## build 41
==> flow/design.v (excerpt) <==
module ascon_p_serial_multiround     
     #(parameter BW = 64) (
         input clk,
         input rstn,
         input en,                        
         input en_inc,                    
         input [2:0] slice_idx,           
         input [BW-1:0] slice_in,         
         output reg [BW-1:0] slice_out,   
         output done                      
     );
    reg [BW-1:0] state [0:4];
    wire [3:0] round;
    wire [BW*5 - 1:0] next_state_w;
    always @(posedge clk or negedge rstn) begin
        if (!rstn) begin
            state[0] <= 0; state[1] <= 0; state[2] <= 0;
            state[3] <= 0; state[4] <= 0;
        end else if (en) begin
            state[slice_idx] <= slice_in;
        end 
        else if (en_inc && !done) begin
            {state[0], state[1], state[2], state[3], state[4]} <= next_state_w;
        end
    end
    wire [BW-1:0] s_rc0, s_rc1, s_rc2, s_rc3, s_rc4;
  ...
==> flow/config.mk <==
export PLATFORM = sky130hd
export DESIGN_NAME = ascon_p_serial_multiround
export DESIGN_NICKNAME = ascon_p_serial_multiround
export VERILOG_FILES = /design/flow/design.v
export SDC_FILE = /design/flow/constraint.sdc
export NUM_CORES = 4
export LEC_CHECK = 0
export ABC_AREA = 1
export CAP_MARGIN = 10
export CELL_PAD_IN_SITES_DETAIL_PLACEMENT = 0
export CORE_MARGIN = 8
export CORE_UTILIZATION = 58
export CTS_CLUSTER_SIZE = 22
export GPL_TIMING_DRIVEN = 1
export MAX_ROUTING_LAYER = met4
export PLACE_DENSITY = 0.55
export SETUP_SLACK_MARGIN = 0.9
export SLEW_MARGIN = 20
==> flow/constraint.sdc <==
create_clock -name core_clock -period 4.49 [get_ports {clk}]
set_input_delay 0.8980 -clock core_clock [delete_from_list [all_inputs] [get_ports {clk}]]
set_output_delay 0.8980 -clock core_clock [all_outputs]
set_load 0.01 [all_outputs]
run.sh (not shown) runs the stock make flow with config.mk's settings and CLKGATE_MAP_FILE=.
The flow for build 41 finished, though final verification flagged max-capacitance violations, max-slew violations.
### build 41 -> build 10
# build 41
export LEC_CHECK = 0
export ABC_AREA = 1
export CAP_MARGIN = 10
export CELL_PAD_IN_SITES_DETAIL_PLACEMENT = 0
export CORE_MARGIN = 8
export CORE_UTILIZATION = 58
export CTS_CLUSTER_SIZE = 22
export GPL_TIMING_DRIVEN = 1
export MAX_ROUTING_LAYER = met4
export PLACE_DENSITY = 0.55
export SETUP_SLACK_MARGIN = 0.9
export SLEW_MARGIN = 20
create_clock -name core_clock -period 4.49 [get_ports {clk}]
# build 10
export LEC_CHECK = 0
export CAP_MARGIN = 20
export CORE_MARGIN = 2
export CORE_UTILIZATION = 68
export SLEW_MARGIN = 20
create_clock -name core_clock -period 3.43 [get_ports {clk}]
### Flow results
Build 10 ran in full, but the layout does not pass; the checks complain about negative setup slack.
Build 10 vs build 41, end of the critical path: state[3][7] vs state[2][1]
Against build 41, build 10 comes in 0.36 points lower on combinational share of cell area.
[compare] base=build 41 new=build 10: insertion delay to the later sink of the worst-skew pair saw a decrease; synthesized area decreased 9.4%.
Post-layout period usage of the worst path: lower on build 41
Measured against each other, build 41 and build 10 differ in critical path depth, the lower figure coming from build 10.
The global-route wire length before repair reported for build 10 is smaller than that of build 41 by 66 mm.
The setup slack of build 10 is smaller than that of build 41.
> inputs changed (build 10 -> build 19)
# build 10
export LEC_CHECK = 0
export CAP_MARGIN = 20
export CORE_MARGIN = 2
export CORE_UTILIZATION = 68
export SLEW_MARGIN = 20
create_clock -name core_clock -period 3.43 [get_ports {clk}]
# build 19
export LEC_CHECK = 0
export ABC_AREA = 1
export CAP_MARGIN = 20
export CORE_MARGIN = 2
export CORE_UTILIZATION = 40
export CTS_CLUSTER_SIZE = 61
export SLEW_MARGIN = 20
create_clock -name core_clock -period 4.2 [get_ports {clk}]
Results
Per the final summary, build 19 finished and its layout is clean on timing, DRC and antenna.
[compare] base=build 10 new=build 19: via count picked up an extra about 24%; number of global-route vias before repair went up by about 16%; critical path buffer and inverter count went up 2.
A dominant combinational cell family by area after synthesis of XOR/XNOR gates is what build 10 shows, while simple AND/OR/NAND/NOR gates belongs to build 19.
Here is what was changed in the inputs of build 68 compared with build 19.
# build 19
export LEC_CHECK = 0
export ABC_AREA = 1
export CAP_MARGIN = 20
export CORE_MARGIN = 2
export CORE_UTILIZATION = 40
export CTS_CLUSTER_SIZE = 61
export SLEW_MARGIN = 20
create_clock -name core_clock -period 4.2 [get_ports {clk}]
# build 68
export LEC_CHECK = 0
export CAP_MARGIN = 20
export CORE_MARGIN = 2
export CORE_UTILIZATION = 71
export CTS_CLUSTER_DIAMETER = 193
export MAX_ROUTING_LAYER = met4
export SLEW_MARGIN = 20
create_clock -name core_clock -period 3.61 [get_ports {clk}]
--- outcome ---
Summary of build 68 and build 19: one run falls short of a clean finish, namely build 68. Build 68 had finished all stages when the layout checks came back failing, citing negative setup slack. For build 19, the capture point of the worst path was state[2][5], unlike build 68, where it was state[3][61]. Build 68 against build 19: final cell count without fillers saw a decrease, number of setup buffers added after CTS moved up. In the tables for build 68 and build 19, critical path depth reads higher with build 19. From build 19 to build 68 the numbers moved as follows: post-CTS resize count rose by 84; inserted tap cell count fell by 49%; path depth of the worst reg2reg path fell by 2; cell count after placement fell by 2278. Build 68 ends up with a final worst slack that is 0.73 ns lower than in build 19. met5 as the highest metal layer used by the detailed router was reported by build 19, and met4 by build 68.
Input changes introduced in build 3 (baseline for comparison: build 68):
# build 68
export LEC_CHECK = 0
export CAP_MARGIN = 20
export CORE_MARGIN = 2
export CORE_UTILIZATION = 71
export CTS_CLUSTER_DIAMETER = 193
export MAX_ROUTING_LAYER = met4
export SLEW_MARGIN = 20
create_clock -name core_clock -period 3.61 [get_ports {clk}]
# build 3
export LEC_CHECK = 0
export CAP_MARGIN = 20
export CORE_MARGIN = 2
export CORE_UTILIZATION = 40
export SLEW_MARGIN = 20
create_clock -name core_clock -period 4.2 [get_ports {clk}]
Results
Changes observed in build 3 relative to build 68: number of vias after detailed routing lost 14%; first-pass detailed-route iteration total lost 5; post-CTS setup buffer count lost 11; met1 demand-to-capacity share in global routing lost 22 points; count of clock buffers in the final design picked up an extra 10%.
Build 68 → build 3: headroom to the max-slew limit moved up, wire length moved down.
The worst hold-check slack in build 3 sits 0.14 ns above the value recorded for build 68.
Build 3 vs build 68 — maximum frequency climbed by a few percent
The flow did not stop early for build 3: all stages ran, and the layout cleared the timing, DRC and antenna checks.

ascon_p_serial_multiround again, from the RTL that the note above started with.
clock: 4.2 ns
lec_check: 0
abc_area: 1
cap_margin: 20
cell_pad_in_sites_detail_placement: 2
core_margin: 7
core_utilization: 68
cts_cluster_diameter: 205
cts_cluster_size: 61
gpl_routability_driven: 0
hold_slack_margin: 0.18
max_routing_layer: met4
place_density_lb_addon: 0.23
slew_margin: 15
The baseline died in detailed placement.
Next try:
==> flow/config.mk (replaced) <==
export PLATFORM = sky130hd
export DESIGN_NAME = ascon_p_serial_multiround
export DESIGN_NICKNAME = ascon_p_serial_multiround
export VERILOG_FILES = /design/flow/design.v
export SDC_FILE = /design/flow/constraint.sdc
export NUM_CORES = 4
export LEC_CHECK = 0
export CAP_MARGIN = 20
export CORE_MARGIN = 2
export CORE_UTILIZATION = 59
export CTS_CLUSTER_SIZE = 39
export SLEW_MARGIN = 20
==> flow/constraint.sdc (replaced) <==
create_clock -name core_clock -period 2.75 [get_ports {clk}]
set_input_delay 0.5500 -clock core_clock [delete_from_list [all_inputs] [get_ports {clk}]]
set_output_delay 0.5500 -clock core_clock [all_outputs]
set_load 0.01 [all_outputs]
Effect: The new run ran to the end with violations: negative setup slack; die size shrinks by 4.0%; synthesized area drops by 9.4%; synthesized cell count went down by 32%.
Next try:
--- a/flow/config.mk
+++ b/flow/config.mk
@@ -8,5 +8,5 @@
 export CAP_MARGIN = 20
 export CORE_MARGIN = 2
-export CORE_UTILIZATION = 59
-export CTS_CLUSTER_SIZE = 39
+export CORE_UTILIZATION = 66
+export CTS_CLUSTER_DIAMETER = 49
 export SLEW_MARGIN = 20
==> flow/constraint.sdc (replaced) <==
create_clock -name core_clock -period 3.08 [get_ports {clk}]
set_input_delay 0.6160 -clock core_clock [delete_from_list [all_inputs] [get_ports {clk}]]
set_output_delay 0.6160 -clock core_clock [all_outputs]
set_load 0.01 [all_outputs]
What happened:
- With this change the flow ran to the end with violations: max-capacitance violations, max-slew violations, negative setup slack
- via count rises by 2.9%
- design area came out lower by 1.9%
- clock-buffer cell count climbs by 8
- worst hold slack gets better by 0.077 ns
- synthesized area is unchanged

== amber ==
ascon_p_serial_multiround again, from the RTL that the note above started with.
Settings: LEC_CHECK=0, CAP_MARGIN=20, CORE_MARGIN=2, CORE_UTILIZATION=72, CTS_CLUSTER_DIAMETER=49, CTS_CLUSTER_SIZE=31, PLACE_DENSITY=0.95, SLEW_MARGIN=20; clock period 3.08 ns.
amber never completed; the flow aborted with a tool error in global routing.
[inputs] delta vs amber
Settings: a deleted CTS_CLUSTER_DIAMETER that had been 49; a change of CORE_UTILIZATION from 72 to 52; a deleted CTS_CLUSTER_SIZE that had been 31; a deleted PLACE_DENSITY that had been 0.95; a change of the clock period (ns, I/O delays scaled along) from 3.08 to 4.09.
==> comparison <==
Going from amber to delta, the horizontal extent of the die was found to have gone up by 38 µm. From delta to amber, share of flip-flops with an asynchronous set or reset did not move at all. Having completed the whole flow, delta delivered a layout that passed the timing, DRC and antenna checks. The total cell area reported by yosys after synthesis on amber is in line with that on delta. amber → delta: synthesized netlist cell count neither gained nor lost much; number of cells in the design after placement picked up an extra 1.9%; post-place setup slack picked up an extra 600 ps; number of buffers inserted by hold repair at cts lost 1. Relative to amber, die area has increased by about 38% in delta. Re count of input and output buffers: no difference whatsoever between amber and delta. Status: CTS H-tree depth parity (amber, delta). Detailed placer's ending HPWL deteriorates in delta relative to amber.

raven:
Starting RTL as in the previous note.
Design ascon_p_serial_multiround, start of the top module:
module ascon_p_serial_multiround     
     #(parameter BW = 64) (
         input clk,
         input rstn,
         input en,                        
         input en_inc,                    
         input [2:0] slice_idx,           
         input [BW-1:0] slice_in,         
         output reg [BW-1:0] slice_out,   
         output done                      
     );
clock: 1.51 ns
lec_check: 0
abc_area: 1
cap_margin: 20
core_aspect_ratio: 0.5
core_margin: 2
core_utilization: 72
cts_cluster_diameter: 372
cts_cluster_size: 96
place_density: 0.36
slew_margin: 20
tns_end_percent: 5
Tool error DPL-0038 stopped raven during detailed placement (3_5_place_dp); no final results.
The following lists how ember was set up differently from raven:
- CORE_ASPECT_RATIO: 0.5 -> unset
- PLACE_DENSITY: 0.36 -> 0.39
- ABC_AREA: 1 -> unset
==> comparison <==
- As for a clean layout from ember and raven, there is none.
- ember did not finish; a tool error ended it in detailed placement (3_5_place_dp).
- ember vs raven: die footprint down by a little under 10%
- In ember, the compound-cell area share of the yosys netlist came out 5.7 points above the value in raven.
- Higher cell area after technology mapping goes to raven over ember.
- Number of standard cells reported by yosys (ember over raven): decrease, about 30%
- The number of flops mapped to enable cells by yosys on ember is in line with that on raven.
- The run showing the smaller effective utilization at floorplan is ember.
Inputs modified between ember and juniper:
- TNS_END_PERCENT removed (was 5)
- PLACE_DENSITY removed (was 0.39)
- CTS_CLUSTER_SIZE removed (was 96)
- CORE_UTILIZATION changed from 72 to 40
- CTS_CLUSTER_DIAMETER removed (was 372)
- the clock period (ns, I/O delays scaled along) changed from 1.51 to 4.09
==> comparison <==
- No stage failed in juniper, and the final checks on the layout all came back clean.
- In terms of post-synthesis average cell area, juniper and ember differ only marginally.
- Die span in y, ember and juniper: lower on ember
- Going from ember to juniper, number of I/O port buffers did not really move, floorplan die area went up 78%, netlist area before placement level.
- juniper vs. ember: area fraction in mux cells ~0 delta; async set or reset register ratio after synthesis ~0 delta.
- X dimension of the die, juniper vs ember: up by more than a quarter
Setup changes, juniper to onyx
- setting SETUP_SLACK_MARGIN to -0.34 for the first time
- changing CORE_UTILIZATION from 40 to 72
- setting CTS_CLUSTER_DIAMETER to 362 for the first time
- setting HOLD_SLACK_MARGIN to -0.1 for the first time
- changing the clock period (ns, I/O delays scaled along) from 4.09 to 3.43
Results
Wire length of the first global-routing pass of onyx exceeds that of juniper slightly.
onyx: all stages done; final checks FAILED (negative setup slack).
Per the comparison of onyx with juniper, number of buffer and inverter stages on the critical path saw a decrease; total via count after detailed routing saw an increase; initial antenna violation count saw a decrease.
Comparing onyx with juniper, the clock transition time at the flip-flop clock pins of the worst setup and hold paths came out essentially unchanged.
In the flow results for onyx and juniper, the highest cell delay on the worst timing path is larger on onyx.
Between juniper and onyx, the flow reports detailed router's first-iteration violation count increasing by more than 100%.
Flip-flop and latch share of the layout cell area: juniper vs onyx — no meaningful difference

ascon_p_serial_multiround again, from the RTL that the note above started with.
export LEC_CHECK = 0
export ABC_AREA = 1
export CAP_MARGIN = 20
export CORE_MARGIN = 2
export CORE_UTILIZATION = 65
export CTS_CLUSTER_DIAMETER = 351
export CTS_CLUSTER_SIZE = 96
export PLACE_DENSITY = 0.4
export SLEW_MARGIN = 20
export TNS_END_PERCENT = 10
create_clock -name core_clock -period 1.6 [get_ports {clk}]
The baseline ended with an error in global routing (5_1_grt) with GRT-0116.
==> next run, changes <==
Settings changed: ABC_AREA 1 to unset, CORE_UTILIZATION 65 to 69, CTS_CLUSTER_DIAMETER 351 to unset, CTS_CLUSTER_SIZE 96 to unset, PLACE_DENSITY 0.4 to unset, TNS_END_PERCENT 10 to unset.
Clock period 1.6 ns to 4.81 ns, I/O delays scaled along.
Outcome: The changed run ran to the end with no violations; synthesized cell count shrinks by about 30%; synthesized area decreases by about 9%; die area falls by about 14%.
==> next run, changes <==
Settings changed: CORE_UTILIZATION 69 to 71, CTS_CLUSTER_SIZE set to 39, HOLD_SLACK_MARGIN set to -0.08.
Clock period 4.81 ns to 3.82 ns, I/O delays scaled along.
What happened:
- This time the run ran to the end with violations: negative setup slack
- setup slack gets worse by 0.50 ns
- count of clock-buffer cells in the layout goes down by 1
- global-route usage goes up by 3.3 points
- synthesized area stays the same
- flip-flop count is unchanged
- routed wire length goes up by a few percent
- core utilization goes up by 5.3 points
- first-iteration DRC count goes up by a few percent
- worst hold slack gets worse by 0.22 ns
- critical path depth goes up by 4
- cell area goes up by a few percent

ascon_p_serial_multiround again, from the RTL that the note above started with.
Settings: LEC_CHECK=0, ABC_AREA=1, CAP_MARGIN=10, CELL_PAD_IN_SITES_DETAIL_PLACEMENT=0, CORE_MARGIN=8, CORE_UTILIZATION=68, CTS_CLUSTER_SIZE=22, GPL_TIMING_DRIVEN=0, HOLD_SLACK_MARGIN=0.3, MAX_ROUTING_LAYER=met4, PLACE_DENSITY=0.36, SETUP_SLACK_MARGIN=0.63, SLEW_MARGIN=20; clock period 2.55 ns.
The baseline ended with an error in clock tree synthesis (4_1_cts).
Change:
--- a/flow/config.mk
+++ b/flow/config.mk
@@ -7,3 +7,3 @@
 export LEC_CHECK = 0
-export ABC_AREA = 1
+export ABC_AREA = 0
 export CAP_MARGIN = 10
@@ -11,9 +11,8 @@
 export CORE_MARGIN = 8
-export CORE_UTILIZATION = 68
+export CORE_UTILIZATION = 71
 export CTS_CLUSTER_SIZE = 22
-export GPL_TIMING_DRIVEN = 0
-export HOLD_SLACK_MARGIN = 0.3
+export GPL_TIMING_DRIVEN = 1
 export MAX_ROUTING_LAYER = met4
-export PLACE_DENSITY = 0.36
-export SETUP_SLACK_MARGIN = 0.63
+export PLACE_DENSITY = 0.55
+export SETUP_SLACK_MARGIN = 0.67
 export SLEW_MARGIN = 20
==> flow/constraint.sdc (replaced) <==
create_clock -name core_clock -period 4.49 [get_ports {clk}]
set_input_delay 0.8980 -clock core_clock [delete_from_list [all_inputs] [get_ports {clk}]]
set_output_delay 0.8980 -clock core_clock [all_outputs]
set_load 0.01 [all_outputs]
What happened: The changed run completed without violations. Area after synthesis went down by roughly a tenth. Synthesized cell count went down by a quarter to a third. Die area went down by roughly a tenth.
Change:
==> flow/config.mk (replaced) <==
export PLATFORM = sky130hd
export DESIGN_NAME = ascon_p_serial_multiround
export DESIGN_NICKNAME = ascon_p_serial_multiround
export VERILOG_FILES = /design/flow/design.v
export SDC_FILE = /design/flow/constraint.sdc
export NUM_CORES = 4
export LEC_CHECK = 0
export CAP_MARGIN = 20
export CORE_MARGIN = 2
export CORE_UTILIZATION = 51
export CTS_CLUSTER_SIZE = 96
export SLEW_MARGIN = 20
==> flow/constraint.sdc (replaced) <==
create_clock -name core_clock -period 1.97 [get_ports {clk}]
set_input_delay 0.3940 -clock core_clock [delete_from_list [all_inputs] [get_ports {clk}]]
set_output_delay 0.3940 -clock core_clock [all_outputs]
set_load 0.01 [all_outputs]
After rerunning:
- With this change the flow aborted during global routing (5_1_grt) (GRT-0232)
- die size goes up by a quarter to a third
- synthesized cell count stays the same
- synthesized area does not change
Change:
--- a/flow/config.mk
+++ b/flow/config.mk
@@ -9,4 +9,4 @@
 export CORE_MARGIN = 2
-export CORE_UTILIZATION = 51
-export CTS_CLUSTER_SIZE = 96
+export CORE_UTILIZATION = 72
 export SLEW_MARGIN = 20
+export TNS_END_PERCENT = 5
==> flow/constraint.sdc (replaced) <==
create_clock -name core_clock -period 3.49 [get_ports {clk}]
set_input_delay 0.6980 -clock core_clock [delete_from_list [all_inputs] [get_ports {clk}]]
set_output_delay 0.6980 -clock core_clock [all_outputs]
set_load 0.01 [all_outputs]
What happened: Now the flow ran to the end with violations: max-capacitance violations, max-slew violations, negative setup slack; synthesized area does not change; synthesized cell count is unchanged; die size fell by 29%.
Change:
--- a/flow/config.mk
+++ b/flow/config.mk
@@ -7,2 +7,3 @@
 export LEC_CHECK = 0
+export ABC_AREA = 1
 export CAP_MARGIN = 20
@@ -10,2 +11,4 @@
 export CORE_UTILIZATION = 72
+export CTS_CLUSTER_DIAMETER = 310
+export CTS_CLUSTER_SIZE = 98
 export SLEW_MARGIN = 20
Effect:
- The new run ended with an error in global routing (5_1_grt) (GRT-0116)
- die area is higher by 10%
- synthesized area is higher by 10%
- synthesized cell count is higher by 46%
Change:
--- a/flow/config.mk
+++ b/flow/config.mk
@@ -7,9 +7,5 @@
 export LEC_CHECK = 0
-export ABC_AREA = 1
 export CAP_MARGIN = 20
 export CORE_MARGIN = 2
-export CORE_UTILIZATION = 72
-export CTS_CLUSTER_DIAMETER = 310
-export CTS_CLUSTER_SIZE = 98
+export CORE_UTILIZATION = 71
 export SLEW_MARGIN = 20
-export TNS_END_PERCENT = 5
==> flow/constraint.sdc (replaced) <==
create_clock -name core_clock -period 4.59 [get_ports {clk}]
set_input_delay 0.9180 -clock core_clock [delete_from_list [all_inputs] [get_ports {clk}]]
set_output_delay 0.9180 -clock core_clock [all_outputs]
set_load 0.01 [all_outputs]
The new run completed without violations. Die size went down by 8.0%. Synthesized cell count went down by 32%. Area after synthesis went down by 9.4%.
